[design/flow/design.v]
`timescale 1ns/10ps
module MBF(CLK, RESET, IN_VALID, IN_DATA, X_DATA, Y_DATA, OUT_VALID);
input   CLK;
input   RESET;
input   IN_VALID;
input       [12:0]  IN_DATA;
output  reg [12:0]  X_DATA;
output  reg [12:0]  Y_DATA;
output  reg         OUT_VALID;
reg [5:0] data_cnt;
reg [12:0] s[0:10];
reg [12:0] in_data;
reg [33:0] y_h[0:11];
reg [33:0] y_l[0:11];
wire [17:0] H0, H1, H2, H3, H4, H5, H6, H7, H8, H9, H10, H11;
wire [17:0] L0, L1, L2, L3, L4, L5, L6, L7, L8, L9, L10, L11;
assign H0 = 18'd110592;
assign H1 = 18'd77824;
assign H2 = 18'd20480;
assign H3 = 18'd36864;
assign H4 = 18'd86016;
assign H5 = 18'd69632;
assign H6 = 18'd65536;
assign H7 = 18'd77824;
assign H8 = 18'd45056;
assign H9 = 18'd49152;
assign H10 = 18'd65536;
assign H11 = 18'd126976;
assign L0 = 18'd57344;
assign L1 = 18'd16384;
assign L2 = 18'd12288;
assign L3 = 18'd4096;
assign L4 = 18'd65536;
assign L5 = 18'd57344;
assign L6 = 18'd114688;
assign L7 = 18'd65536;
assign L8 = 18'd126976;
assign L9 = 18'd114688;
assign L10 = 18'd126976;
assign L11 = 18'd69632;
always@(posedge RESET or posedge CLK)
begin
    if (RESET) begin
        in_data <= 13'b0;
        s[0] <= 13'b0;
		s[1] <= 13'b0;
		s[2] <= 13'b0;
		s[3] <= 13'b0;
		s[4] <= 13'b0;
		s[5] <= 13'b0;	
		s[6] <= 13'b0;
		s[7] <= 13'b0;
		s[8] <= 13'b0;
		s[9] <= 13'b0;
		s[10] <= 13'b0;
 		y_h[0] <= 34'b0;
		y_h[1] <= 34'b0;
		y_h[2] <= 34'b0;
		y_h[3] <= 34'b0;
		y_h[4] <= 34'b0;
		y_h[5] <= 34'b0;	
		y_h[6] <= 34'b0;
		y_h[7] <= 34'b0;
		y_h[8] <= 34'b0;
		y_h[9] <= 34'b0;
		y_h[10] <= 34'b0;
		y_h[11] <= 34'b0;
		y_l[0] <= 34'b0;
		y_l[1] <= 34'b0;
		y_l[2] <= 34'b0;
		y_l[3] <= 34'b0;
		y_l[4] <= 34'b0;
		y_l[5] <= 34'b0;	
		y_l[6] <= 34'b0;
		y_l[7] <= 34'b0;
		y_l[8] <= 34'b0;
		y_l[9] <= 34'b0;
		y_l[10] <= 34'b0;
		y_l[11] <= 34'b0;
    end else begin
        in_data <= (IN_VALID) ? IN_DATA : 13'b0;
		s[0] <= in_data;
		s[1] <= s[0];
		s[2] <= s[1];
		s[3] <= s[2];
		s[4] <= s[3];
		s[5] <= s[4];
		s[6] <= s[5];
		s[7] <= s[6];
		s[8] <= s[7];
		s[9] <= s[8];
		s[10] <= s[9];
		y_h[0] <= H0 * in_data;
		y_h[1] <= H1 * s[0];
        y_h[2] <= H2 * s[1];
        y_h[3] <= H3 * s[2];
        y_h[4] <= H4 * s[3];
        y_h[5] <= H5 * s[4];
        y_h[6] <= H6 * s[5];
        y_h[7] <= H7 * s[6];
        y_h[8] <= H8 * s[7];
        y_h[9] <= H9 * s[8];
        y_h[10] <= H10 * s[9];
        y_h[11] <= H11 * s[10];
		y_l[0] <= L0 * in_data;
		y_l[1] <= L1 * s[0];
        y_l[2] <= L2 * s[1];
        y_l[3] <= L3 * s[2];
        y_l[4] <= L4 * s[3];
        y_l[5] <= L5 * s[4];
        y_l[6] <= L6 * s[5];
        y_l[7] <= L7 * s[6];
        y_l[8] <= L8 * s[7];
        y_l[9] <= L9 * s[8];
        y_l[10] <= L10 * s[9];
        y_l[11] <= L11 * s[10];
    end
end
reg [12:0] fk_x;
reg [12:0] fk_y;
always @ (posedge RESET or posedge CLK)
begin
	if (RESET) begin
		X_DATA <= 13'b0;
		Y_DATA <= 13'b0;
		fk_x <= 13'b0;
		fk_y <= 13'b0;
		OUT_VALID <= 1'b0;
	end else begin
		fk_y <= (((y_h[0] + y_h[1] + y_h[2] + y_h[3] + y_h[4] + y_h[5] + y_h[6] + y_h[7] + y_h[8] + y_h[9] + y_h[10] + y_h[11]) >> 20) & 14'd1) ? 
				(((y_h[0] + y_h[1] + y_h[2] + y_h[3] + y_h[4] + y_h[5] + y_h[6] + y_h[7] + y_h[8] + y_h[9] + y_h[10] + y_h[11]) >> 20) + 1'b1) >> 1 :
				((y_h[0] + y_h[1] + y_h[2] + y_h[3] + y_h[4] + y_h[5] + y_h[6] + y_h[7] + y_h[8] + y_h[9] + y_h[10] + y_h[11]) >> 21);
		fk_x <= (((y_l[0] + y_l[1] + y_l[2] + y_l[3] + y_l[4] + y_l[5] + y_l[6] + y_l[7] + y_l[8] + y_l[9] + y_l[10] + y_l[11]) >> 20) & 14'd1) ? 
				(((y_l[0] + y_l[1] + y_l[2] + y_l[3] + y_l[4] + y_l[5] + y_l[6] + y_l[7] + y_l[8] + y_l[9] + y_l[10] + y_l[11]) >> 20) + 1'b1) >> 1 :
				((y_l[0] + y_l[1] + y_l[2] + y_l[3] + y_l[4] + y_l[5] + y_l[6] + y_l[7] + y_l[8] + y_l[9] + y_l[10] + y_l[11]) >> 21);
		X_DATA <= fk_x;
		Y_DATA <= fk_y;
		OUT_VALID <= (fk_x) ? 1'b1 : 1'b0;
	end
end
endmodule
[design/flow/run.sh]
#!/bin/bash
# the make line also repeats each setting of config.mk as NAME=value (left out here)
make -C /OpenROAD-flow-scripts/flow DESIGN_CONFIG=/design/flow/config.mk WORK_HOME=/design/flow/orfs CLKGATE_MAP_FILE= finish
[design/flow/config.mk]
export PLATFORM = sky130hd
export DESIGN_NAME = MBF
export DESIGN_NICKNAME = MBF
export VERILOG_FILES = /design/flow/design.v
export SDC_FILE = /design/flow/constraint.sdc
export NUM_CORES = 4
export LEC_CHECK = 0
export ABC_AREA = 1
export CAP_MARGIN = 20
export CORE_MARGIN = 2
export CORE_UTILIZATION = 72
export CTS_CLUSTER_SIZE = 81
export PLACE_DENSITY_LB_ADDON = 0.04
export SETUP_SLACK_MARGIN = 0.88
export SLEW_MARGIN = 20
[design/flow/constraint.sdc]
create_clock -name core_clock -period 3.73 [get_ports {CLK}]
set_input_delay 0.7460 -clock core_clock [delete_from_list [all_inputs] [get_ports {CLK}]]
set_output_delay 0.7460 -clock core_clock [all_outputs]
set_load 0.01 [all_outputs]
==> impl_metrics.xml, run 1 <==
<?xml version="1.0" encoding="UTF-8"?>
<metrics>
  <group name="place">
    <metric name="dpl.hpwl" unit="um">85600</metric>
    <metric name="place_area" unit="um2">42800</metric>
    <metric name="gp_routability_congestion" unit="">1.03</metric>
    <metric name="place_worst_setup_slack" unit="ns">-1.44</metric>
    <metric name="io_buffers" unit="">42</metric>
  </group>
  <group name="worst_setup_path">
    <metric name="timing_worst_setup_path_type" unit="">flop to flop</metric>
    <metric name="cpPeakStageDelay" unit="ns">0.63</metric>
    <metric name="critical_path.most_common_cell" unit="">fa_1</metric>
    <metric name="register_to_register_setup_slack" unit="ns">-1.47</metric>
    <metric name="worst_setup_path_startpoint" unit="">s[6][3]</metric>
    <metric name="crit_path_start_kind" unit="">flop</metric>
    <metric name="worst_ep_required_time" unit="ns">4.24</metric>
    <metric name="critical_path.reg2reg.endpoint" unit="">fk_y[8]</metric>
    <metric name="cp_data_arrival_time" unit="ns">5.71</metric>
    <metric name="timing.critical_path.max_delay_family" unit="">adder cells</metric>
    <metric name="r2r_cells" unit="">20</metric>
    <metric name="critical_path_depth" unit="">20</metric>
    <metric name="crit_path_end_kind" unit="">flop</metric>
    <metric name="worstPathCellList" unit="">fa_1, inv_2, fa_1, inv_2, fa_2, fa_1, fa_1, ha_4, nand2_4, buf_4, buf_4, nor2_1, nand2_1, nand2_1, nand2_1, nand2_2, nand2_2, nor2_4, nand3_2, xnor2_1</metric>
    <metric name="timing.critical_path.fanout_max" unit="">4</metric>
    <metric name="end_point_of_the_critical_path" unit="">fk_y[8]</metric>
    <metric name="cp.buffers_inverters" unit="">4</metric>
    <metric name="timing.rr.start" unit="">s[6][3]</metric>
    <metric name="crit_path_top_delay_cell" unit="">fa_2</metric>
  </group>
  <group name="yosys">
    <metric name="synth.lib_cells_used.distinct" unit="">43</metric>
    <metric name="synth_simple_gate_area_share" unit="%">7.58</metric>
    <metric name="top_area_share" unit="%">31.2</metric>
    <metric name="sequential_area_share_after_synthesis" unit="%">31.2</metric>
    <metric name="post_synth_fa_ha_maj_area_fraction" unit="%">41.2</metric>
    <metric name="post_synth_instance_area" unit="um2">39200</metric>
    <metric name="ys_sh_aoi" unit="%">6.29</metric>
    <metric name="yosys-stat-cells" unit="">3734</metric>
    <metric name="synth.area.top_cells" unit="">dfrtp_1, fa_1, ha_1</metric>
    <metric name="postSynthAreaPerCell" unit="um2">10.5</metric>
    <metric name="synth_top_cell_by_count" unit="">inv_1</metric>
    <metric name="yosys_warnings" unit="">4</metric>
    <metric name="numSynthFlops" unit="">488</metric>
    <metric name="synth.largest_area_cell" unit="">dfrtp_1</metric>
    <metric name="synthXorXnorAreaFrac" unit="%">5.16</metric>
    <metric name="floorplan.nets" unit="">4729</metric>
    <metric name="ys_top_cells_by_count" unit="">inv_1, fa_1, dfrtp_1</metric>
    <metric name="asyncSetResetFlopFracSynth" unit="%">100</metric>
    <metric name="yosys_most_used_dff" unit="">dfrtp_1</metric>
    <metric name="enable_flop_cells" unit="">0</metric>
    <metric name="topCombFamilyByArea" unit="">adder cells</metric>
    <metric name="netlist_instances" unit="">3734</metric>
    <metric name="area_figure_in_the_yosys_stat_output" unit="um2">39200</metric>
    <metric name="mux_share" unit="%">0</metric>
  </group>
  <group name="routing">
    <metric name="routedWlPerCell" unit="um">28.1</metric>
    <metric name="num_vias" unit="">32300</metric>
    <metric name="violation_count_after_the_first_detailed_route_iteration" unit="">3701</metric>
    <metric name="antenna_violating_nets_post_route" unit="">0</metric>
    <metric name="wirelength" unit="um">140000</metric>
    <metric name="detail_route.first_pass.iterations" unit="">8</metric>
    <metric name="vias_per_cell" unit="">6.47</metric>
    <metric name="route.detailed.drc" unit="">0</metric>
  </group>
  <group name="clock_network">
    <metric name="cts.htree.levels" unit="">2</metric>
    <metric name="clock.latency.late_pin" unit="ns">0.66</metric>
    <metric name="max-clock-path-buffers" unit="">3</metric>
    <metric name="cts-buffers-inserted" unit="">54</metric>
    <metric name="clk_transition_reported_paths" unit="ns">0.06</metric>
    <metric name="numClockSinks" unit="">488</metric>
    <metric name="cts_tree" unit="">yes</metric>
    <metric name="root_buffer" unit="">clkbuf_16</metric>
  </group>
  <group name="sta">
    <metric name="finalWorstSetupSlack" unit="ns">-1.47</metric>
    <metric name="final_period_minus_worst_setup_slack" unit="ns">5.20</metric>
    <metric name="maxSlewHeadroom" unit="%">27.0</metric>
    <metric name="grt_setup_unrepaired" unit="">yes</metric>
    <metric name="finalHoldViolations" unit="">0</metric>
    <metric name="whs" unit="ns">0.348</metric>
    <metric name="fmaxAchievable" unit="MHz">192</metric>
    <metric name="final.setup.tns" unit="ns">-35.67</metric>
    <metric name="setup_violations" unit="">45</metric>
    <metric name="worst_clock_skew" unit="ns">0.0361</metric>
    <metric name="slew_viol_final" unit="">0</metric>
    <metric name="period_used_share" unit="%">139</metric>
    <metric name="worst_slew_pin_slew" unit="ns">1.09</metric>
  </group>
  <group name="die">
    <metric name="core_util_at_fp" unit="%">72.8</metric>
    <metric name="core_area" unit="um2">53800</metric>
    <metric name="die_w" unit="um">237</metric>
    <metric name="ioPinCount" unit="">43</metric>
    <metric name="fp.dieArea" unit="um2">56300</metric>
    <metric name="placementRows" unit="">85</metric>
    <metric name="die-height" unit="um">237</metric>
  </group>
  <group name="worst_hold_path">
    <metric name="hold_path_end" unit="">Y_DATA[2]</metric>
    <metric name="worstHoldStart" unit="">fk_y[2]</metric>
    <metric name="worstHoldPathType" unit="">flop to flop</metric>
    <metric name="hold_depth" unit="">0</metric>
  </group>
  <group name="global_routing">
    <metric name="grt_start_max_net_pins" unit="">92</metric>
    <metric name="antenna_found_initial" unit="">11</metric>
    <metric name="first_global_vias" unit="">32000</metric>
    <metric name="grtUsageTotal" unit="%">42.8</metric>
    <metric name="globalRoute.totalOverflow" unit="">0</metric>
    <metric name="grt_pass1_wl" unit="um">180000</metric>
  </group>
  <group name="finish">
    <metric name="nNetsFinal" unit="">5240</metric>
    <metric name="multi_input_comb_area" unit="um2">27300</metric>
    <metric name="fillers" unit="">1818</metric>
    <metric name="synthToLayoutAreaGrowth" unit="%">27.0</metric>
    <metric name="finish.instance_area" unit="um2">49700</metric>
    <metric name="flop_area" unit="um2">12300</metric>
  </group>
  <group name="run">
    <metric name="max-cap-violations" unit="">0</metric>
    <metric name="warnings" unit="">60</metric>
  </group>
  <group name="run_status">
    <metric name="run_status" unit="">complete, but fails checks</metric>
    <metric name="check-failures" unit="">negative setup slack</metric>
  </group>
</metrics>
[final cells by class]
type                    instances  area share [%]
clock buffers                  74            3.19
diodes                          2          0.0101
clock inverters                25           0.826
well taps                     696            1.75
repair buffers                456            7.96
flip-flops and latches        488            24.7
multi-input cells            2348            54.8
inverters                     897            6.78
[metal layers]
metal	up-vias	track usage (%)	share of wire, %	wire (um)
li1	12600	-	-	-
met2	2689	67.8	45	62900
met3	1012	11.0	13	17600
met4	14	23.1	9.8	13700
met5	-	0	0.056	78
met1	16000	55.0	33	45500
[repair_timing]
action / 4_1_cts / 5_1_grt
setup endpoints to repair: 134 / 137
resized: 482 / 436
pin swaps: 278 / 239
buffers inserted: 64 / 83
hold buffers: 0 / 0
[metrics by stage]
stage               util (%)  instances
finish                  92.4       4986
global route            92.4       4985
CTS                     87.8       4901
detailed placement      79.5       4738
global placement        79.5       4738
floorplan                  -       3734
==> run 2: changes to the inputs <==
- CELL_PAD_IN_SITES_DETAIL_PLACEMENT: not set -> 2
- CELL_PAD_IN_SITES_GLOBAL_PLACEMENT: not set -> 1
- CORE_ASPECT_RATIO: not set -> 1.85
- CORE_MARGIN: 2 -> 4
- CORE_UTILIZATION: 72 -> 54
- CTS_CLUSTER_SIZE: 81 -> not set
- GPL_ROUTABILITY_DRIVEN: not set -> 0
- MIN_ROUTING_LAYER: not set -> met2
- PLACE_DENSITY_LB_ADDON: 0.04 -> not set
- SETUP_SLACK_MARGIN: 0.88 -> 1.68
- clock period: 3.73 -> 7.53 ns (I/O delays scaled with it)
==> impl_metrics.xml, run 2 <==
<?xml version="1.0" encoding="UTF-8"?>
<metrics>
  <group name="die">
    <metric name="die-height" unit="um">374</metric>
    <metric name="ioPinCount" unit="">43</metric>
    <metric name="placementRows" unit="">134</metric>
    <metric name="die_w" unit="um">206</metric>
    <metric name="core_area" unit="um2">72100</metric>
    <metric name="fp.dieArea" unit="um2">77100</metric>
    <metric name="core_util_at_fp" unit="%">54.3</metric>
  </group>
  <group name="yosys">
    <metric name="topCombFamilyByArea" unit="">adder cells</metric>
    <metric name="yosys_warnings" unit="">4</metric>
    <metric name="sequential_area_share_after_synthesis" unit="%">31.2</metric>
    <metric name="top_area_share" unit="%">31.2</metric>
    <metric name="yosys-stat-cells" unit="">3734</metric>
    <metric name="synth_top_cell_by_count" unit="">inv_1</metric>
    <metric name="numSynthFlops" unit="">488</metric>
    <metric name="synth.lib_cells_used.distinct" unit="">43</metric>
    <metric name="ys_sh_aoi" unit="%">6.29</metric>
    <metric name="synth_simple_gate_area_share" unit="%">7.58</metric>
    <metric name="mux_share" unit="%">0</metric>
    <metric name="post_synth_fa_ha_maj_area_fraction" unit="%">41.2</metric>
    <metric name="ys_top_cells_by_count" unit="">inv_1, fa_1, dfrtp_1</metric>
    <metric name="synth.area.top_cells" unit="">dfrtp_1, fa_1, ha_1</metric>
    <metric name="post_synth_instance_area" unit="um2">39200</metric>
    <metric name="area_figure_in_the_yosys_stat_output" unit="um2">39200</metric>
    <metric name="synth.largest_area_cell" unit="">dfrtp_1</metric>
    <metric name="asyncSetResetFlopFracSynth" unit="%">100</metric>
    <metric name="synthXorXnorAreaFrac" unit="%">5.16</metric>
    <metric name="floorplan.nets" unit="">4729</metric>
    <metric name="postSynthAreaPerCell" unit="um2">10.5</metric>
    <metric name="yosys_most_used_dff" unit="">dfrtp_1</metric>
    <metric name="netlist_instances" unit="">3734</metric>
    <metric name="enable_flop_cells" unit="">0</metric>
  </group>
  <group name="place">
    <metric name="dpl.hpwl" unit="um">133000</metric>
    <metric name="io_buffers" unit="">42</metric>
    <metric name="place_area" unit="um2">40900</metric>
    <metric name="place_worst_setup_slack" unit="ns">1.36</metric>
  </group>
  <group name="run_status">
    <metric name="toolErrorMsg" unit="">[ERROR DPL-0033] detailed placement checks failed during check placement.</metric>
    <metric name="haltStage" unit="">clock tree synthesis</metric>
    <metric name="run_status" unit="">aborted with a tool error</metric>
  </group>
</metrics>
-- run 2: per-stage QoR --
stage	cells	setup TNS, ns
floorplan	3734	-289.20
detailed placement	4738	0
global placement	4738	0
==> run 3: changes to the inputs <==
- CELL_PAD_IN_SITES_DETAIL_PLACEMENT: 2 -> not set
- CELL_PAD_IN_SITES_GLOBAL_PLACEMENT: 1 -> not set
- CORE_ASPECT_RATIO: 1.85 -> 1.69
- CORE_MARGIN: 4 -> 2
- CORE_UTILIZATION: 54 -> 58
- CTS_CLUSTER_DIAMETER: not set -> 224
- GPL_ROUTABILITY_DRIVEN: 0 -> not set
- MAX_ROUTING_LAYER: not set -> met4
- MIN_ROUTING_LAYER: met2 -> not set
- SETUP_SLACK_MARGIN: 1.68 -> not set
- TNS_END_PERCENT: not set -> 35
- clock period: 7.53 -> 4.13 ns (I/O delays scaled with it)
==> impl_metrics.xml, run 3 <==
<?xml version="1.0" encoding="UTF-8"?>
<metrics>
  <group name="clock_network">
    <metric name="cts-buffers-inserted" unit="">50</metric>
    <metric name="clk_transition_reported_paths" unit="ns">0.06</metric>
    <metric name="numClockSinks" unit="">488</metric>
    <metric name="cts_tree" unit="">yes</metric>
    <metric name="max-clock-path-buffers" unit="">3</metric>
    <metric name="root_buffer" unit="">clkbuf_16</metric>
    <metric name="cts.htree.levels" unit="">2</metric>
    <metric name="clock.latency.late_pin" unit="ns">0.63</metric>
    <metric name="number_of_buffers_inserted_by_hold_repair_at_cts" unit="">0</metric>
  </group>
  <group name="finish">
    <metric name="stdcell_count" unit="">5044</metric>
    <metric name="nNetsFinal" unit="">5117</metric>
    <metric name="synthToLayoutAreaGrowth" unit="%">17.6</metric>
    <metric name="fillers" unit="">5068</metric>
  </group>
  <group name="die">
    <metric name="core_util_at_fp" unit="%">58.8</metric>
    <metric name="die-height" unit="um">342</metric>
    <metric name="core_area" unit="um2">66600</metric>
    <metric name="placementRows" unit="">123</metric>
    <metric name="die_w" unit="um">204</metric>
    <metric name="ioPinCount" unit="">43</metric>
    <metric name="fp.dieArea" unit="um2">69700</metric>
  </group>
  <group name="routing">
    <metric name="vias_per_cell" unit="">5.36</metric>
    <metric name="violation_count_after_the_first_detailed_route_iteration" unit="">1326</metric>
    <metric name="antenna_violating_nets_post_route" unit="">0</metric>
    <metric name="routedWlPerCell" unit="um">21.6</metric>
    <metric name="wirelength" unit="um">109000</metric>
    <metric name="num_vias" unit="">27000</metric>
    <metric name="detail_route.first_pass.iterations" unit="">6</metric>
    <metric name="route.detailed.drc" unit="">0</metric>
  </group>
  <group name="yosys">
    <metric name="yosys-stat-cells" unit="">3734</metric>
    <metric name="synth.lib_cells_used.distinct" unit="">43</metric>
    <metric name="netlist_instances" unit="">3734</metric>
    <metric name="synth.area.top_cells" unit="">dfrtp_1, fa_1, ha_1</metric>
    <metric name="sequential_area_share_after_synthesis" unit="%">31.2</metric>
    <metric name="synth_top_cell_by_count" unit="">inv_1</metric>
    <metric name="enable_flop_cells" unit="">0</metric>
    <metric name="synth_simple_gate_area_share" unit="%">7.58</metric>
    <metric name="synth.largest_area_cell" unit="">dfrtp_1</metric>
    <metric name="numSynthFlops" unit="">488</metric>
    <metric name="area_figure_in_the_yosys_stat_output" unit="um2">39200</metric>
    <metric name="post_synth_instance_area" unit="um2">39200</metric>
    <metric name="topCombFamilyByArea" unit="">adder cells</metric>
    <metric name="ys_top_cells_by_count" unit="">inv_1, fa_1, dfrtp_1</metric>
    <metric name="ys_sh_aoi" unit="%">6.29</metric>
    <metric name="top_area_share" unit="%">31.2</metric>
    <metric name="synthXorXnorAreaFrac" unit="%">5.16</metric>
    <metric name="mux_share" unit="%">0</metric>
    <metric name="asyncSetResetFlopFracSynth" unit="%">100</metric>
    <metric name="yosys_warnings" unit="">4</metric>
    <metric name="postSynthAreaPerCell" unit="um2">10.5</metric>
    <metric name="floorplan.nets" unit="">4729</metric>
    <metric name="yosys_most_used_dff" unit="">dfrtp_1</metric>
    <metric name="post_synth_fa_ha_maj_area_fraction" unit="%">41.2</metric>
  </group>
  <group name="worst_setup_path">
    <metric name="crit_path_start_kind" unit="">flop</metric>
    <metric name="cp.buffers_inverters" unit="">4</metric>
    <metric name="worst_ep_required_time" unit="ns">4.63</metric>
    <metric name="critical_path_depth" unit="">22</metric>
    <metric name="end_point_of_the_critical_path" unit="">fk_y[9]</metric>
    <metric name="cp_data_arrival_time" unit="ns">5.49</metric>
    <metric name="worst_setup_path_startpoint" unit="">y_h[5][18]</metric>
    <metric name="critical_path.reg2reg.endpoint" unit="">fk_y[9]</metric>
    <metric name="timing.critical_path.max_delay_family" unit="">adder cells</metric>
    <metric name="timing.rr.start" unit="">y_h[5][18]</metric>
    <metric name="cpPeakStageDelay" unit="ns">0.63</metric>
    <metric name="crit_path_end_kind" unit="">flop</metric>
    <metric name="register_to_register_setup_slack" unit="ns">-0.86</metric>
    <metric name="timing.critical_path.fanout_max" unit="">4</metric>
    <metric name="r2r_cells" unit="">22</metric>
    <metric name="crit_path_top_delay_cell" unit="">fa_2</metric>
    <metric name="worstPathCellList" unit="">inv_2, fa_1, inv_2, fa_1, fa_2, fa_2, fa_1, ha_4, nand2_4, nor2_4, nand2_2, nand3b_1, nand2_2, inv_4, ha_4, nand3_4, nor2_4, nand3_4, nor2_4, nand4_1, nand2_1, inv_1</metric>
    <metric name="timing_worst_setup_path_type" unit="">flop to flop</metric>
  </group>
  <group name="sta">
    <metric name="fmaxAchievable" unit="MHz">200</metric>
    <metric name="finalWorstSetupSlack" unit="ns">-0.861</metric>
    <metric name="grt_setup_unrepaired" unit="">yes</metric>
    <metric name="worst_clock_skew" unit="ns">0.0311</metric>
    <metric name="maxSlewHeadroom" unit="%">26.2</metric>
    <metric name="worst_slew_pin_slew" unit="ns">1.11</metric>
    <metric name="finalHoldViolations" unit="">0</metric>
    <metric name="setup_violations" unit="">26</metric>
    <metric name="final.setup.tns" unit="ns">-18.05</metric>
    <metric name="slew_viol_final" unit="">0</metric>
    <metric name="period_used_share" unit="%">121</metric>
    <metric name="final_period_minus_worst_setup_slack" unit="ns">4.99</metric>
  </group>
  <group name="global_routing">
    <metric name="globalRoute.totalOverflow" unit="">0</metric>
    <metric name="grtUsageTotal" unit="%">34.0</metric>
    <metric name="antenna_found_initial" unit="">2</metric>
    <metric name="first_global_vias" unit="">30300</metric>
    <metric name="grt_start_max_net_pins" unit="">141</metric>
    <metric name="grt_pass1_wl" unit="um">170000</metric>
  </group>
  <group name="run">
    <metric name="max-cap-violations" unit="">0</metric>
    <metric name="warnings" unit="">64</metric>
  </group>
  <group name="place">
    <metric name="place_inst" unit="">4909</metric>
    <metric name="io_buffers" unit="">42</metric>
    <metric name="gp_routability_congestion" unit="">1.00</metric>
    <metric name="dpl.hpwl" unit="um">92200</metric>
  </group>
  <group name="run_status">
    <metric name="run_status" unit="">complete, but fails checks</metric>
    <metric name="check-failures" unit="">negative setup slack</metric>
  </group>
  <group name="worst_hold_path">
    <metric name="hold_path_end" unit="">Y_DATA[11]</metric>
    <metric name="worstHoldStart" unit="">fk_y[11]</metric>
    <metric name="worstHoldPathType" unit="">flop to flop</metric>
    <metric name="hold_depth" unit="">0</metric>
  </group>
</metrics>
run 3: what timing repair did:
item | 4_1_cts | 5_1_grt
gates resized | 193 | 191
setup endpoints to repair | 26 | 35
pin swaps | 107 | 154
buffers inserted | 26 | 14
run 3: per-layer routing:
metal  vias to the layer above  GRT usage (%)  wire length (um)
li1                      12400              -                 -
met1                     13800           35.9             38700
met2                       603           61.1             59000
met3                       303           2.96              2960
met4                         0           20.8              8360
met5                         -              -                 0
run 3: layout make-up:
| cell class | count | area [um2] | share of cell area [%] |
|---|---|---|---|
| Antenna cell | 5 | 12.5 | 0.0272 |
| Clock buffer | 67 | 1430 | 3.10 |
| Clock inverter | 27 | 309 | 0.671 |
| Inverter | 897 | 3380 | 7.33 |
| Multi-Input combinational cell | 2348 | 24900 | 54.0 |
| Sequential cell | 488 | 12200 | 26.5 |
| Tap cell | 875 | 1090 | 2.38 |
| Timing Repair Buffer | 337 | 2750 | 5.97 |
run 3: per-stage QoR:
| step | cell area, um2 | util (%) | hold slack [ns] | setup slack [ns] |
|---|---|---|---|---|
| 5_1_grt | 46000 | 69.1 | 0.358 | -1.06 |
| 4_1_cts | 45400 | 68.1 | 0.349 | -0.923 |
| 3_3_place_gp | 42700 | 64.0 | 0.334 | -1.20 |
| 6_report | 46000 | 69.1 | 0.349 | -0.861 |
| 3_5_place_dp | 42700 | 64.0 | 0.336 | -1.28 |
| 2_1_floorplan | 39200 | - | 0.331 | -3.31 |
==> run 4: changes to the inputs <==
- CORE_ASPECT_RATIO: 1.69 -> not set
- CORE_UTILIZATION: 58 -> 61
- clock period: 4.13 -> 3.98 ns (I/O delays scaled with it)
==> impl_metrics.xml, run 4 <==
<?xml version="1.0" encoding="UTF-8"?>
<metrics>
  <group name="run_status">
    <metric name="run_status" unit="">complete, but fails checks</metric>
    <metric name="check-failures" unit="">negative setup slack</metric>
  </group>
  <group name="routing">
    <metric name="detail_route.first_pass.iterations" unit="">6</metric>
    <metric name="route.detailed.drc" unit="">0</metric>
    <metric name="vias_per_cell" unit="">5.38</metric>
    <metric name="num_vias" unit="">27000</metric>
    <metric name="violation_count_after_the_first_detailed_route_iteration" unit="">2117</metric>
    <metric name="wirelength" unit="um">104000</metric>
    <metric name="antenna_violating_nets_post_route" unit="">0</metric>
    <metric name="routedWlPerCell" unit="um">20.8</metric>
  </group>
  <group name="worst_setup_path">
    <metric name="critical_path.most_common_cell" unit="">inv_2</metric>
    <metric name="timing_worst_setup_path_type" unit="">flop to flop</metric>
    <metric name="crit_path_top_delay_cell" unit="">fa_1</metric>
    <metric name="worst_setup_path_startpoint" unit="">y_h[8][21]</metric>
    <metric name="crit_path_end_kind" unit="">flop</metric>
    <metric name="r2r_cells" unit="">21</metric>
    <metric name="register_to_register_setup_slack" unit="ns">-0.97</metric>
    <metric name="crit_path_start_kind" unit="">flop</metric>
    <metric name="cp_data_arrival_time" unit="ns">5.45</metric>
    <metric name="critical_path_depth" unit="">21</metric>
    <metric name="cpPeakStageDelay" unit="ns">0.55</metric>
    <metric name="timing.rr.start" unit="">y_h[8][21]</metric>
    <metric name="worstPathCellList" unit="">fa_1, inv_2, fa_2, inv_1, fa_2, fa_1, inv_2, fa_1, inv_2, ha_4, nand2_4, nor2_4, inv_2, nor3_2, nand2_1, nand2_2, xor2_4, nand2_4, nor2_4, nand3_2, xnor2_1</metric>
    <metric name="critical_path.reg2reg.endpoint" unit="">fk_y[8]</metric>
    <metric name="end_point_of_the_critical_path" unit="">fk_y[8]</metric>
    <metric name="timing.critical_path.fanout_max" unit="">4</metric>
    <metric name="worst_ep_required_time" unit="ns">4.48</metric>
    <metric name="cp.buffers_inverters" unit="">5</metric>
    <metric name="timing.critical_path.max_delay_family" unit="">adder cells</metric>
  </group>
  <group name="place">
    <metric name="dpl.hpwl" unit="um">85700</metric>
    <metric name="place_inst" unit="">4874</metric>
    <metric name="gp_routability_congestion" unit="">0.983</metric>
    <metric name="place_worst_setup_slack" unit="ns">-1.21</metric>
    <metric name="io_buffers" unit="">42</metric>
  </group>
  <group name="sta">
    <metric name="final.setup.tns" unit="ns">-21.48</metric>
    <metric name="finalHoldViolations" unit="">0</metric>
    <metric name="finalWorstSetupSlack" unit="ns">-0.965</metric>
    <metric name="worst_slew_pin_slew" unit="ns">0.701</metric>
    <metric name="maxSlewHeadroom" unit="%">52.8</metric>
    <metric name="final_period_minus_worst_setup_slack" unit="ns">4.95</metric>
    <metric name="period_used_share" unit="%">124</metric>
    <metric name="worst_clock_skew" unit="ns">0.0217</metric>
    <metric name="setup_violations" unit="">27</metric>
    <metric name="grt_setup_unrepaired" unit="">yes</metric>
    <metric name="fmaxAchievable" unit="MHz">202</metric>
    <metric name="slew_viol_final" unit="">0</metric>
  </group>
  <group name="finish">
    <metric name="nNetsFinal" unit="">5119</metric>
    <metric name="synthToLayoutAreaGrowth" unit="%">18.1</metric>
    <metric name="stdcell_count" unit="">5013</metric>
    <metric name="fillers" unit="">4486</metric>
  </group>
  <group name="yosys">
    <metric name="yosys_warnings" unit="">4</metric>
    <metric name="postSynthAreaPerCell" unit="um2">10.5</metric>
    <metric name="mux_share" unit="%">0</metric>
    <metric name="synth.area.top_cells" unit="">dfrtp_1, fa_1, ha_1</metric>
    <metric name="sequential_area_share_after_synthesis" unit="%">31.2</metric>
    <metric name="post_synth_fa_ha_maj_area_fraction" unit="%">41.2</metric>
    <metric name="post_synth_instance_area" unit="um2">39200</metric>
    <metric name="numSynthFlops" unit="">488</metric>
    <metric name="synth.lib_cells_used.distinct" unit="">43</metric>
    <metric name="yosys-stat-cells" unit="">3734</metric>
    <metric name="ys_top_cells_by_count" unit="">inv_1, fa_1, dfrtp_1</metric>
    <metric name="top_area_share" unit="%">31.2</metric>
    <metric name="synth.largest_area_cell" unit="">dfrtp_1</metric>
    <metric name="netlist_instances" unit="">3734</metric>
    <metric name="area_figure_in_the_yosys_stat_output" unit="um2">39200</metric>
    <metric name="synth_simple_gate_area_share" unit="%">7.58</metric>
    <metric name="asyncSetResetFlopFracSynth" unit="%">100</metric>
    <metric name="synthXorXnorAreaFrac" unit="%">5.16</metric>
    <metric name="yosys_most_used_dff" unit="">dfrtp_1</metric>
    <metric name="topCombFamilyByArea" unit="">adder cells</metric>
    <metric name="floorplan.nets" unit="">4729</metric>
    <metric name="ys_sh_aoi" unit="%">6.29</metric>
    <metric name="synth_top_cell_by_count" unit="">inv_1</metric>
    <metric name="enable_flop_cells" unit="">0</metric>
  </group>
  <group name="worst_hold_path">
    <metric name="worstHoldStart" unit="">fk_y[6]</metric>
    <metric name="hold_depth" unit="">0</metric>
    <metric name="hold_path_end" unit="">Y_DATA[6]</metric>
    <metric name="worstHoldPathType" unit="">flop to flop</metric>
  </group>
  <group name="die">
    <metric name="die-height" unit="um">257</metric>
    <metric name="core_util_at_fp" unit="%">61.8</metric>
    <metric name="die_w" unit="um">257</metric>
    <metric name="ioPinCount" unit="">43</metric>
    <metric name="fp.dieArea" unit="um2">66200</metric>
    <metric name="placementRows" unit="">92</metric>
    <metric name="core_area" unit="um2">63300</metric>
  </group>
  <group name="run">
    <metric name="max-cap-violations" unit="">0</metric>
    <metric name="warnings" unit="">65</metric>
  </group>
  <group name="clock_network">
    <metric name="root_buffer" unit="">clkbuf_16</metric>
    <metric name="clock.latency.late_pin" unit="ns">0.63</metric>
    <metric name="cts-buffers-inserted" unit="">55</metric>
    <metric name="cts.htree.levels" unit="">2</metric>
    <metric name="number_of_buffers_inserted_by_hold_repair_at_cts" unit="">0</metric>
    <metric name="max-clock-path-buffers" unit="">3</metric>
    <metric name="numClockSinks" unit="">488</metric>
    <metric name="clk_transition_reported_paths" unit="ns">0.06</metric>
    <metric name="cts_tree" unit="">yes</metric>
  </group>
  <group name="global_routing">
    <metric name="grtUsageTotal" unit="%">33.6</metric>
    <metric name="first_global_vias" unit="">28400</metric>
    <metric name="globalRoute.totalOverflow" unit="">0</metric>
    <metric name="grt_start_max_net_pins" unit="">104</metric>
    <metric name="grt_pass1_wl" unit="um">164000</metric>
    <metric name="antenna_found_initial" unit="">1</metric>
  </group>
</metrics>
==> run 4: routing by layer <==
| layer | share of wire [%] | GRT usage [%] |
|---|---|---|
| met4 | 2.8 | 9.34 |
| met2 | 46 | 51.2 |
| met3 | 5.1 | 3.35 |
| met1 | 46 | 48.7 |
| met5 | 0 | - |
==> run 4: per-stage QoR <==
stage / cell area, um2 / hold WS, ns / util, %
after floorplan: 39200 / 0.331 / -
after global placement: 42600 / 0.331 / 67.3
after detailed placement: 42600 / 0.335 / 67.3
after CTS: 45600 / 0.347 / 72.0
after global routing: 46200 / 0.354 / 73.0
final: 46200 / 0.346 / 73.0
==> run 4: final cells by class <==
type / instances / area, um2 / share of cell area (%)
repair buffers: 334 / 2760 / 5.97
clock buffers: 71 / 1510 / 3.26
clock inverters: 27 / 398 / 0.861
diodes: 2 / 5.00 / 0.0108
well taps: 846 / 1060 / 2.29
inverters: 897 / 3370 / 7.29
multi-input cells: 2348 / 24900 / 53.9
flip-flops and latches: 488 / 12200 / 26.4
==> run 4: timing repair <==
action / in CTS / in global routing
pin swaps: 177 / 163
setup buffers: 25 / 16
endpoints found under the hold margin: 0 / 0
gates cloned: 0 / 0
setup endpoints to repair: 31 / 41
resized: 225 / 162
==> run 5: changes to the inputs <==
- ABC_AREA: 1 -> not set
- CORE_UTILIZATION: 61 -> 21
- CTS_CLUSTER_DIAMETER: 224 -> 41
- GPL_ROUTABILITY_DRIVEN: not set -> 0
- GPL_TIMING_DRIVEN: not set -> 0
- HOLD_SLACK_MARGIN: not set -> 0.22
- MIN_ROUTING_LAYER: not set -> met2
- SETUP_SLACK_MARGIN: not set -> -0.08
- TNS_END_PERCENT: 35 -> 25
- clock period: 3.98 -> 3.71 ns (I/O delays scaled with it)
==> impl_metrics.xml, run 5 <==
<?xml version="1.0" encoding="UTF-8"?>
<metrics>
  <group name="worst_hold_path">
    <metric name="worstHoldStart" unit="">fk_y[5]</metric>
    <metric name="hold_path_end" unit="">Y_DATA[5]</metric>
    <metric name="hold_depth" unit="">0</metric>
    <metric name="worstHoldPathType" unit="">flop to flop</metric>
  </group>
  <group name="sta">
    <metric name="fmaxAchievable" unit="MHz">159</metric>
    <metric name="period_used_share" unit="%">170</metric>
    <metric name="finalWorstSetupSlack" unit="ns">-2.58</metric>
    <metric name="worst_clock_skew" unit="ns">0.0659</metric>
    <metric name="final_period_minus_worst_setup_slack" unit="ns">6.29</metric>
    <metric name="grt_setup_unrepaired" unit="">yes</metric>
    <metric name="slew_viol_final" unit="">0</metric>
    <metric name="finalHoldViolations" unit="">0</metric>
    <metric name="maxSlewHeadroom" unit="%">44.5</metric>
    <metric name="worst_slew_pin_slew" unit="ns">0.832</metric>
    <metric name="setup_violations" unit="">61</metric>
  </group>
  <group name="worst_setup_path">
    <metric name="timing.rr.start" unit="">y_h[8][17]</metric>
    <metric name="cpPeakStageDelay" unit="ns">0.56</metric>
    <metric name="r2r_cells" unit="">28</metric>
    <metric name="crit_path_start_kind" unit="">flop</metric>
    <metric name="critical_path.reg2reg.endpoint" unit="">fk_y[3]</metric>
    <metric name="crit_path_end_kind" unit="">flop</metric>
    <metric name="cp.buffers_inverters" unit="">11</metric>
    <metric name="worst_ep_required_time" unit="ns">4.31</metric>
    <metric name="worst_setup_path_startpoint" unit="">y_h[8][17]</metric>
    <metric name="register_to_register_setup_slack" unit="ns">-2.58</metric>
    <metric name="critical_path_depth" unit="">28</metric>
    <metric name="crit_path_top_delay_cell" unit="">fa_1</metric>
    <metric name="critical_path.most_common_cell" unit="">buf_6</metric>
    <metric name="end_point_of_the_critical_path" unit="">fk_y[3]</metric>
    <metric name="timing.critical_path.fanout_max" unit="">4</metric>
    <metric name="timing_worst_setup_path_type" unit="">flop to flop</metric>
    <metric name="cp_data_arrival_time" unit="ns">6.89</metric>
    <metric name="timing.critical_path.max_delay_family" unit="">adder cells</metric>
  </group>
  <group name="place">
    <metric name="dpl.hpwl" unit="um">69200</metric>
    <metric name="place_worst_setup_slack" unit="ns">-3.33</metric>
    <metric name="place_inst" unit="">5695</metric>
    <metric name="io_buffers" unit="">42</metric>
  </group>
  <group name="routing">
    <metric name="num_vias" unit="">32600</metric>
    <metric name="vias_per_cell" unit="">5.46</metric>
    <metric name="routedWlPerCell" unit="um">16.2</metric>
    <metric name="antenna_violating_nets_post_route" unit="">0</metric>
    <metric name="detail_route.first_pass.iterations" unit="">6</metric>
    <metric name="route.detailed.drc" unit="">0</metric>
    <metric name="violation_count_after_the_first_detailed_route_iteration" unit="">4107</metric>
    <metric name="wirelength" unit="um">96500</metric>
  </group>
  <group name="yosys">
    <metric name="yosys_warnings" unit="">4</metric>
    <metric name="netlist_instances" unit="">3281</metric>
    <metric name="topCombFamilyByArea" unit="">adder cells</metric>
    <metric name="enable_flop_cells" unit="">0</metric>
    <metric name="synth.area.top_cells" unit="">dfrtp_1, fa_1, ha_1</metric>
    <metric name="area_figure_in_the_yosys_stat_output" unit="um2">37900</metric>
    <metric name="synthXorXnorAreaFrac" unit="%">5.68</metric>
    <metric name="asyncSetResetFlopFracSynth" unit="%">100</metric>
    <metric name="synth_top_cell_by_count" unit="">inv_1</metric>
    <metric name="synth_simple_gate_area_share" unit="%">4.85</metric>
    <metric name="yosys_most_used_dff" unit="">dfrtp_1</metric>
    <metric name="top_area_share" unit="%">32.2</metric>
    <metric name="ys_top_cells_by_count" unit="">inv_1, fa_1, dfrtp_1</metric>
    <metric name="synth.largest_area_cell" unit="">dfrtp_1</metric>
    <metric name="ys_sh_aoi" unit="%">6.78</metric>
    <metric name="yosys-stat-cells" unit="">3281</metric>
    <metric name="sequential_area_share_after_synthesis" unit="%">32.2</metric>
    <metric name="mux_share" unit="%">0.0297</metric>
    <metric name="floorplan.nets" unit="">4276</metric>
    <metric name="synth.lib_cells_used.distinct" unit="">75</metric>
    <metric name="post_synth_fa_ha_maj_area_fraction" unit="%">42.5</metric>
    <metric name="numSynthFlops" unit="">488</metric>
    <metric name="postSynthAreaPerCell" unit="um2">11.6</metric>
    <metric name="post_synth_instance_area" unit="um2">37900</metric>
  </group>
  <group name="finish">
    <metric name="synthToLayoutAreaGrowth" unit="%">23.9</metric>
    <metric name="nNetsFinal" unit="">4541</metric>
    <metric name="fillers" unit="">18400</metric>
    <metric name="stdcell_count" unit="">5967</metric>
  </group>
  <group name="clock_network">
    <metric name="max-clock-path-buffers" unit="">3</metric>
    <metric name="root_buffer" unit="">clkbuf_16</metric>
    <metric name="numClockSinks" unit="">488</metric>
    <metric name="cts_tree" unit="">yes</metric>
    <metric name="clk_transition_reported_paths" unit="ns">0.07</metric>
    <metric name="cts.htree.levels" unit="">2</metric>
    <metric name="number_of_buffers_inserted_by_hold_repair_at_cts" unit="">0</metric>
    <metric name="cts-buffers-inserted" unit="">61</metric>
    <metric name="clock.latency.late_pin" unit="ns">0.70</metric>
  </group>
  <group name="die">
    <metric name="placementRows" unit="">155</metric>
    <metric name="die_w" unit="um">429</metric>
    <metric name="ioPinCount" unit="">43</metric>
    <metric name="fp.dieArea" unit="um2">184000</metric>
    <metric name="die-height" unit="um">429</metric>
    <metric name="core_util_at_fp" unit="%">21.2</metric>
    <metric name="core_area" unit="um2">179000</metric>
  </group>
  <group name="global_routing">
    <metric name="grtUsageTotal" unit="%">16.8</metric>
    <metric name="antenna_found_initial" unit="">6</metric>
    <metric name="grt_start_max_net_pins" unit="">34</metric>
    <metric name="grt_pass1_wl" unit="um">150000</metric>
    <metric name="first_global_vias" unit="">38600</metric>
    <metric name="globalRoute.totalOverflow" unit="">0</metric>
  </group>
  <group name="run">
    <metric name="max-cap-violations" unit="">0</metric>
    <metric name="warnings" unit="">60</metric>
  </group>
  <group name="run_status">
    <metric name="check-failures" unit="">negative setup slack</metric>
    <metric name="run_status" unit="">complete, but fails checks</metric>
  </group>
</metrics>
run 5: what timing repair did:
| item | in CTS | in global routing |
|---|---|---|
| resized | 300 | 181 |
| hold endpoints to repair | 0 | 0 |
| setup buffers | 105 | 50 |
| cloned | 0 | 0 |
| endpoints found under the setup margin | 77 | 93 |
| pin swaps | 131 | 117 |
run 5: final cells by class:
type	count	area, um2	area share, %
Antenna cell	13	32.5	0.0693
Tap cell	2355	2950	6.27
Clock inverter	39	582	1.24
Sequential cell	488	12300	26.2
Inverter	794	2980	6.35
Multi-Input combinational cell	1994	24400	52.0
Clock buffer	77	1710	3.63
Timing Repair Buffer	205	1960	4.18
Buffer	2	15.0	0.0320
run 5: metrics by stage:
step	area, um2	hold WS [ns]	util [%]	TNS (ns)
2_1_floorplan	37900	0.331	-	-1825.30
3_3_place_gp	41300	0.334	23.1	-3653.51
4_1_cts	46000	0.345	25.7	-57.99
6_report	47000	0.343	26.2	-63.06
3_5_place_dp	41600	0.335	23.3	-93.05
5_1_grt	47000	0.358	26.2	-75.35
run 5: layer usage:
metal	up-vias	GRT usage [%]	share of wire, %
met3	655	21.7	39
met2	8733	19.5	54
li1	10700	-	-
met1	12500	-	0
met4	0	2.64	7.2
met5	-	-	0
==> run 6: changes to the inputs <==
- ABC_AREA: not set -> 1
- CELL_PAD_IN_SITES_DETAIL_PLACEMENT: not set -> 0
- CORE_ASPECT_RATIO: not set -> 0.87
- CORE_UTILIZATION: 21 -> 72
- CTS_CLUSTER_DIAMETER: 41 -> not set
- CTS_CLUSTER_SIZE: not set -> 72
- GPL_ROUTABILITY_DRIVEN: 0 -> not set
- GPL_TIMING_DRIVEN: 0 -> not set
- HOLD_SLACK_MARGIN: 0.22 -> not set
- MAX_ROUTING_LAYER: met4 -> not set
- MIN_ROUTING_LAYER: met2 -> not set
- PLACE_DENSITY_LB_ADDON: not set -> 0.04
- SETUP_SLACK_MARGIN: -0.08 -> 1.49
- TNS_END_PERCENT: 25 -> not set
- clock period: 3.71 -> 5.1 ns (I/O delays scaled with it)
==> impl_metrics.xml, run 6 <==
<?xml version="1.0" encoding="UTF-8"?>
<metrics>
  <group name="run_status">
    <metric name="run_status" unit="">complete, but fails checks</metric>
    <metric name="check-failures" unit="">negative setup slack</metric>
  </group>
  <group name="die">
    <metric name="core_util_at_fp" unit="%">73.1</metric>
    <metric name="ioPinCount" unit="">43</metric>
    <metric name="placementRows" unit="">79</metric>
    <metric name="core_area" unit="um2">53600</metric>
    <metric name="die_w" unit="um">254</metric>
    <metric name="die-height" unit="um">222</metric>
    <metric name="fp.dieArea" unit="um2">56300</metric>
  </group>
  <group name="sta">
    <metric name="whs" unit="ns">0.342</metric>
    <metric name="finalHoldViolations" unit="">0</metric>
    <metric name="period_used_share" unit="%">105</metric>
    <metric name="grt_setup_unrepaired" unit="">yes</metric>
    <metric name="maxSlewHeadroom" unit="%">45.0</metric>
    <metric name="worst_clock_skew" unit="ns">0.0247</metric>
    <metric name="worst_slew_pin_slew" unit="ns">0.823</metric>
    <metric name="setup_violations" unit="">6</metric>
    <metric name="final_period_minus_worst_setup_slack" unit="ns">5.38</metric>
    <metric name="fmaxAchievable" unit="MHz">186</metric>
    <metric name="slew_viol_final" unit="">0</metric>
    <metric name="final.setup.tns" unit="ns">-0.884</metric>
    <metric name="finalWorstSetupSlack" unit="ns">-0.279</metric>
  </group>
  <group name="finish">
    <metric name="finish.instance_area" unit="um2">46100</metric>
    <metric name="nNetsFinal" unit="">5056</metric>
    <metric name="synthToLayoutAreaGrowth" unit="%">17.7</metric>
  </group>
  <group name="clock_network">
    <metric name="cts.htree.levels" unit="">2</metric>
    <metric name="clock.latency.late_pin" unit="ns">0.63</metric>
    <metric name="root_buffer" unit="">clkbuf_16</metric>
    <metric name="numClockSinks" unit="">488</metric>
    <metric name="clk_transition_reported_paths" unit="ns">0.06</metric>
    <metric name="max-clock-path-buffers" unit="">3</metric>
    <metric name="cts_tree" unit="">yes</metric>
    <metric name="cts-buffers-inserted" unit="">53</metric>
  </group>
  <group name="worst_hold_path">
    <metric name="worstHoldPathType" unit="">flop to flop</metric>
    <metric name="hold_path_end" unit="">Y_DATA[9]</metric>
    <metric name="worstHoldStart" unit="">fk_y[9]</metric>
    <metric name="hold_depth" unit="">0</metric>
  </group>
  <group name="yosys">
    <metric name="yosys-stat-cells" unit="">3734</metric>
    <metric name="post_synth_fa_ha_maj_area_fraction" unit="%">41.2</metric>
    <metric name="top_area_share" unit="%">31.2</metric>
    <metric name="postSynthAreaPerCell" unit="um2">10.5</metric>
    <metric name="post_synth_instance_area" unit="um2">39200</metric>
    <metric name="area_figure_in_the_yosys_stat_output" unit="um2">39200</metric>
    <metric name="synth_simple_gate_area_share" unit="%">7.58</metric>
    <metric name="yosys_warnings" unit="">4</metric>
    <metric name="yosys_most_used_dff" unit="">dfrtp_1</metric>
    <metric name="ys_sh_aoi" unit="%">6.29</metric>
    <metric name="asyncSetResetFlopFracSynth" unit="%">100</metric>
    <metric name="mux_share" unit="%">0</metric>
    <metric name="floorplan.nets" unit="">4729</metric>
    <metric name="synth.lib_cells_used.distinct" unit="">43</metric>
    <metric name="topCombFamilyByArea" unit="">adder cells</metric>
    <metric name="synth.area.top_cells" unit="">dfrtp_1, fa_1, ha_1</metric>
    <metric name="netlist_instances" unit="">3734</metric>
    <metric name="numSynthFlops" unit="">488</metric>
    <metric name="ys_top_cells_by_count" unit="">inv_1, fa_1, dfrtp_1</metric>
    <metric name="synth_top_cell_by_count" unit="">inv_1</metric>
    <metric name="enable_flop_cells" unit="">0</metric>
    <metric name="synth.largest_area_cell" unit="">dfrtp_1</metric>
    <metric name="synthXorXnorAreaFrac" unit="%">5.16</metric>
    <metric name="sequential_area_share_after_synthesis" unit="%">31.2</metric>
  </group>
  <group name="place">
    <metric name="place_area" unit="um2">41500</metric>
    <metric name="io_buffers" unit="">42</metric>
    <metric name="gp_routability_congestion" unit="">1.02</metric>
    <metric name="dpl.hpwl" unit="um">84900</metric>
  </group>
  <group name="global_routing">
    <metric name="globalRoute.totalOverflow" unit="">0</metric>
    <metric name="grt_start_max_net_pins" unit="">133</metric>
    <metric name="antenna_found_initial" unit="">4</metric>
    <metric name="grt_pass1_wl" unit="um">171000</metric>
    <metric name="first_global_vias" unit="">30000</metric>
    <metric name="grtUsageTotal" unit="%">40.8</metric>
  </group>
  <group name="worst_setup_path">
    <metric name="worst_setup_path_startpoint" unit="">y_l[8][27]</metric>
    <metric name="register_to_register_setup_slack" unit="ns">-0.28</metric>
    <metric name="critical_path.reg2reg.endpoint" unit="">fk_x[9]</metric>
    <metric name="crit_path_end_kind" unit="">flop</metric>
    <metric name="cpPeakStageDelay" unit="ns">0.62</metric>
    <metric name="timing.rr.start" unit="">y_l[8][27]</metric>
    <metric name="cp.buffers_inverters" unit="">6</metric>
    <metric name="critical_path.most_common_cell" unit="">nand2_1</metric>
    <metric name="timing.critical_path.fanout_max" unit="">4</metric>
    <metric name="critical_path_depth" unit="">21</metric>
    <metric name="worstPathCellList" unit="">fa_1, fa_1, fa_1, inv_1, fa_1, fa_2, inv_2, ha_4, nand2_2, inv_1, nand3_2, nor3_2, nand2_2, nand2_1, nand2_1, nand2_1, buf_4, buf_4, nand2_1, nand2_1, inv_1</metric>
    <metric name="end_point_of_the_critical_path" unit="">fk_x[9]</metric>
    <metric name="crit_path_start_kind" unit="">flop</metric>
    <metric name="timing_worst_setup_path_type" unit="">flop to flop</metric>
    <metric name="worst_ep_required_time" unit="ns">5.61</metric>
    <metric name="crit_path_top_delay_cell" unit="">fa_2</metric>
    <metric name="r2r_cells" unit="">21</metric>
    <metric name="timing.critical_path.max_delay_family" unit="">adder cells</metric>
    <metric name="cp_data_arrival_time" unit="ns">5.89</metric>
  </group>
  <group name="run">
    <metric name="warnings" unit="">63</metric>
    <metric name="max-cap-violations" unit="">0</metric>
  </group>
  <group name="routing">
    <metric name="violation_count_after_the_first_detailed_route_iteration" unit="">3191</metric>
    <metric name="detail_route.first_pass.iterations" unit="">7</metric>
    <metric name="antenna_violating_nets_post_route" unit="">0</metric>
    <metric name="wirelength" unit="um">116000</metric>
    <metric name="num_vias" unit="">28900</metric>
    <metric name="routedWlPerCell" unit="um">23.9</metric>
    <metric name="vias_per_cell" unit="">5.99</metric>
    <metric name="route.detailed.drc" unit="">0</metric>
  </group>
</metrics>
## run 6: timing repair
item	4_1_cts	5_1_grt
resized	266	214
hold buffers	0	0
pin swaps	225	136
setup buffers	75	53
endpoints found under the setup margin	57	60
## run 6: cell type report
type                       instances  area [um2]
antenna                            3        7.51
fill                            2753        7490
clock inverter                    27         374
clock buffer                      68        1490
tap                              729         912
timing repair buffer             273        2350
inverter                         897        3370
multi-input combinational       2348       25300
sequential                       488       12200
## run 6: per-layer routing
| layer | share of wire, % | GRT usage [%] | vias up |
|---|---|---|---|
| met5 | 0.0095 | 0 | - |
| met4 | 6.4 | 17.7 | 2 |
| met3 | 10 | 8.53 | 509 |
| met2 | 45 | 60.9 | 1705 |
| met1 | 39 | 58.9 | 14500 |
| li1 | - | - | 12200 |
## run 6: stage by stage
stage                     instances  worst slack (ns)  util, %
final                          4833            -0.279     86.0
after global routing           4830            -0.329     86.0
after CTS                      4777             0.154     83.9
after detailed placement       4607           -0.0902     77.5
after global placement         4607            0.0295     77.5
after floorplan                3734             -2.54        -
==> run 7: changes to the inputs <==
- CELL_PAD_IN_SITES_GLOBAL_PLACEMENT: not set -> 1
- CORE_ASPECT_RATIO: 0.87 -> 1.89
- CORE_MARGIN: 2 -> 9
- CORE_UTILIZATION: 72 -> 25
- CTS_CLUSTER_SIZE: 72 -> not set
- GPL_ROUTABILITY_DRIVEN: not set -> 1
- HOLD_SLACK_MARGIN: not set -> 0.11
- MAX_ROUTING_LAYER: not set -> met5
- MIN_ROUTING_LAYER: not set -> met2
- PLACE_DENSITY_LB_ADDON: 0.04 -> not set
- SETUP_SLACK_MARGIN: 1.49 -> 1.68
- SLEW_MARGIN: 20 -> 40
- clock period: 5.1 -> 7.53 ns (I/O delays scaled with it)
==> impl_metrics.xml, run 7 <==
<?xml version="1.0" encoding="UTF-8"?>
<metrics>
  <group name="clock_network">
    <metric name="cts-buffers-inserted" unit="">50</metric>
    <metric name="clock.latency.late_pin" unit="ns">0.67</metric>
    <metric name="cts_tree" unit="">yes</metric>
    <metric name="cts.htree.levels" unit="">2</metric>
    <metric name="clk_transition_reported_paths" unit="ns">0.07</metric>
    <metric name="root_buffer" unit="">clkbuf_16</metric>
    <metric name="max-clock-path-buffers" unit="">3</metric>
    <metric name="numClockSinks" unit="">488</metric>
    <metric name="number_of_buffers_inserted_by_hold_repair_at_cts" unit="">0</metric>
  </group>
  <group name="global_routing">
    <metric name="grt_util_met3" unit="%">28.4</metric>
    <metric name="grt_pass1_wl" unit="um">204000</metric>
    <metric name="gr_peak_layer" unit="">met2</metric>
    <metric name="first_global_vias" unit="">41200</metric>
    <metric name="grtUsageTotal" unit="%">25.3</metric>
    <metric name="global_route.usage.met2" unit="%">35.0</metric>
    <metric name="globalRoute.totalOverflow" unit="">0</metric>
    <metric name="grt_start_max_net_pins" unit="">117</metric>
    <metric name="antenna_found_initial" unit="">14</metric>
    <metric name="grt_met1_use" unit="%">0</metric>
  </group>
  <group name="worst_setup_path">
    <metric name="cp_data_arrival_time" unit="ns">6.20</metric>
    <metric name="critical_path_depth" unit="">22</metric>
    <metric name="critical_path.reg2reg.endpoint" unit="">fk_x[7]</metric>
    <metric name="worst_setup_path_startpoint" unit="">s[1][1]</metric>
    <metric name="timing.critical_path.fanout_max" unit="">5</metric>
    <metric name="timing_worst_setup_path_type" unit="">flop to flop</metric>
    <metric name="crit_path_start_kind" unit="">flop</metric>
    <metric name="r2r_cells" unit="">22</metric>
    <metric name="worstPathCellList" unit="">inv_1, fa_1, inv_1, fa_1, fa_1, inv_1, fa_1, inv_1, fa_1, ha_1, nand2_1, nand2_1, nand2_1, nand2_2, nand2_1, and2_4, ha_1, nand3_1, nor2_4, nand3_1, o21ai_1, inv_1</metric>
    <metric name="timing.critical_path.max_delay_family" unit="">adder cells</metric>
    <metric name="cpPeakStageDelay" unit="ns">0.61</metric>
    <metric name="crit_path_top_delay_cell" unit="">fa_1</metric>
    <metric name="end_point_of_the_critical_path" unit="">fk_x[7]</metric>
    <metric name="cp.buffers_inverters" unit="">5</metric>
    <metric name="worst_ep_required_time" unit="ns">8.08</metric>
    <metric name="register_to_register_setup_slack" unit="ns">1.88</metric>
    <metric name="crit_path_end_kind" unit="">flop</metric>
    <metric name="timing.rr.start" unit="">s[1][1]</metric>
  </group>
  <group name="yosys">
    <metric name="post_synth_fa_ha_maj_area_fraction" unit="%">41.2</metric>
    <metric name="area_figure_in_the_yosys_stat_output" unit="um2">39200</metric>
    <metric name="post_synth_instance_area" unit="um2">39200</metric>
    <metric name="synth.lib_cells_used.distinct" unit="">43</metric>
    <metric name="postSynthAreaPerCell" unit="um2">10.5</metric>
    <metric name="synth_simple_gate_area_share" unit="%">7.58</metric>
    <metric name="asyncSetResetFlopFracSynth" unit="%">100</metric>
    <metric name="ys_top_cells_by_count" unit="">inv_1, fa_1, dfrtp_1</metric>
    <metric name="synth.largest_area_cell" unit="">dfrtp_1</metric>
    <metric name="topCombFamilyByArea" unit="">adder cells</metric>
    <metric name="numSynthFlops" unit="">488</metric>
    <metric name="top_area_share" unit="%">31.2</metric>
    <metric name="yosys-stat-cells" unit="">3734</metric>
    <metric name="ys_sh_aoi" unit="%">6.29</metric>
    <metric name="yosys_most_used_dff" unit="">dfrtp_1</metric>
    <metric name="synth_top_cell_by_count" unit="">inv_1</metric>
    <metric name="synth.area.top_cells" unit="">dfrtp_1, fa_1, ha_1</metric>
    <metric name="mux_share" unit="%">0</metric>
    <metric name="netlist_instances" unit="">3734</metric>
    <metric name="enable_flop_cells" unit="">0</metric>
    <metric name="yosys_warnings" unit="">4</metric>
    <metric name="sequential_area_share_after_synthesis" unit="%">31.2</metric>
    <metric name="floorplan.nets" unit="">4729</metric>
    <metric name="synthXorXnorAreaFrac" unit="%">5.16</metric>
  </group>
  <group name="sta">
    <metric name="setup_violations" unit="">0</metric>
    <metric name="finalWorstSetupSlack" unit="ns">1.88</metric>
    <metric name="worst_slew_pin_slew" unit="ns">0.812</metric>
    <metric name="fmaxAchievable" unit="MHz">177</metric>
    <metric name="finalHoldViolations" unit="">0</metric>
    <metric name="slew_viol_final" unit="">0</metric>
    <metric name="final_period_minus_worst_setup_slack" unit="ns">5.65</metric>
    <metric name="period_used_share" unit="%">75.0</metric>
    <metric name="maxSlewHeadroom" unit="%">45.3</metric>
    <metric name="grt_setup_unrepaired" unit="">no</metric>
    <metric name="final.setup.tns" unit="ns">0</metric>
    <metric name="worst_clock_skew" unit="ns">0.0338</metric>
  </group>
  <group name="worst_hold_path">
    <metric name="hold_path_end" unit="">Y_DATA[9]</metric>
    <metric name="worstHoldPathType" unit="">flop to flop</metric>
    <metric name="worstHoldStart" unit="">fk_y[9]</metric>
    <metric name="hold_depth" unit="">0</metric>
  </group>
  <group name="finish">
    <metric name="synthToLayoutAreaGrowth" unit="%">13.2</metric>
    <metric name="nNetsFinal" unit="">4845</metric>
  </group>
  <group name="die">
    <metric name="fp.dieArea" unit="um2">172000</metric>
    <metric name="die_w" unit="um">306</metric>
    <metric name="core_util_at_fp" unit="%">25.2</metric>
    <metric name="die-height" unit="um">562</metric>
    <metric name="core_area" unit="um2">156000</metric>
    <metric name="ioPinCount" unit="">43</metric>
    <metric name="placementRows" unit="">199</metric>
  </group>
  <group name="routing">
    <metric name="detail_route.first_pass.iterations" unit="">6</metric>
    <metric name="route.detailed.drc" unit="">0</metric>
    <metric name="antenna_violating_nets_post_route" unit="">0</metric>
    <metric name="routedWlPerCell" unit="um">23.8</metric>
    <metric name="wirelength" unit="um">141000</metric>
    <metric name="num_vias" unit="">35800</metric>
    <metric name="violation_count_after_the_first_detailed_route_iteration" unit="">5752</metric>
    <metric name="vias_per_cell" unit="">6.05</metric>
  </group>
  <group name="run">
    <metric name="warnings" unit="">61</metric>
    <metric name="max-cap-violations" unit="">0</metric>
  </group>
  <group name="place">
    <metric name="dpl.hpwl" unit="um">107000</metric>
    <metric name="gp_routability_congestion" unit="">0.993</metric>
    <metric name="io_buffers" unit="">42</metric>
    <metric name="place_worst_setup_slack" unit="ns">1.68</metric>
  </group>
  <group name="run_status">
    <metric name="run_status" unit="">finished clean</metric>
  </group>
</metrics>
## run 7: per-stage QoR
step	hold slack (ns)	cell area [um2]	std cells	util, %
2_1_floorplan	0.331	39200	3734	-
3_3_place_gp	0.333	42300	5805	27.2
3_5_place_dp	0.336	42300	5806	27.2
4_1_cts	0.352	44000	5897	28.3
5_1_grt	0.357	44300	5901	28.5
6_report	0.348	44300	5911	28.5
## run 7: area by class of cell
cell class	count	area (um2)
fillers	16100	111000
flip-flops and latches	488	12200
multi-input cells	2348	23800
repair buffers	65	662
clock inverters	32	350
clock buffers	59	1330
inverters	897	3380
well taps	2010	2510
diodes	12	30.0
## run 7: timing repair
| item | CTS | global route |
|---|---|---|
| resized | 1 | 52 |
| setup endpoints to repair | 2 | 19 |
| hold endpoints to repair | 0 | 0 |
| buffers inserted | 0 | 1 |
| pin swaps | 0 | 4 |
## run 7: per-layer routing
metal  wire length (um)  up-vias  part of all wire, %
li1                   -    11700                    -
met1                  0    13500                    0
met2              83500     9623                   59
met3              46000      882                   33
met4              11000       28                  7.8
met5                406        -                 0.29
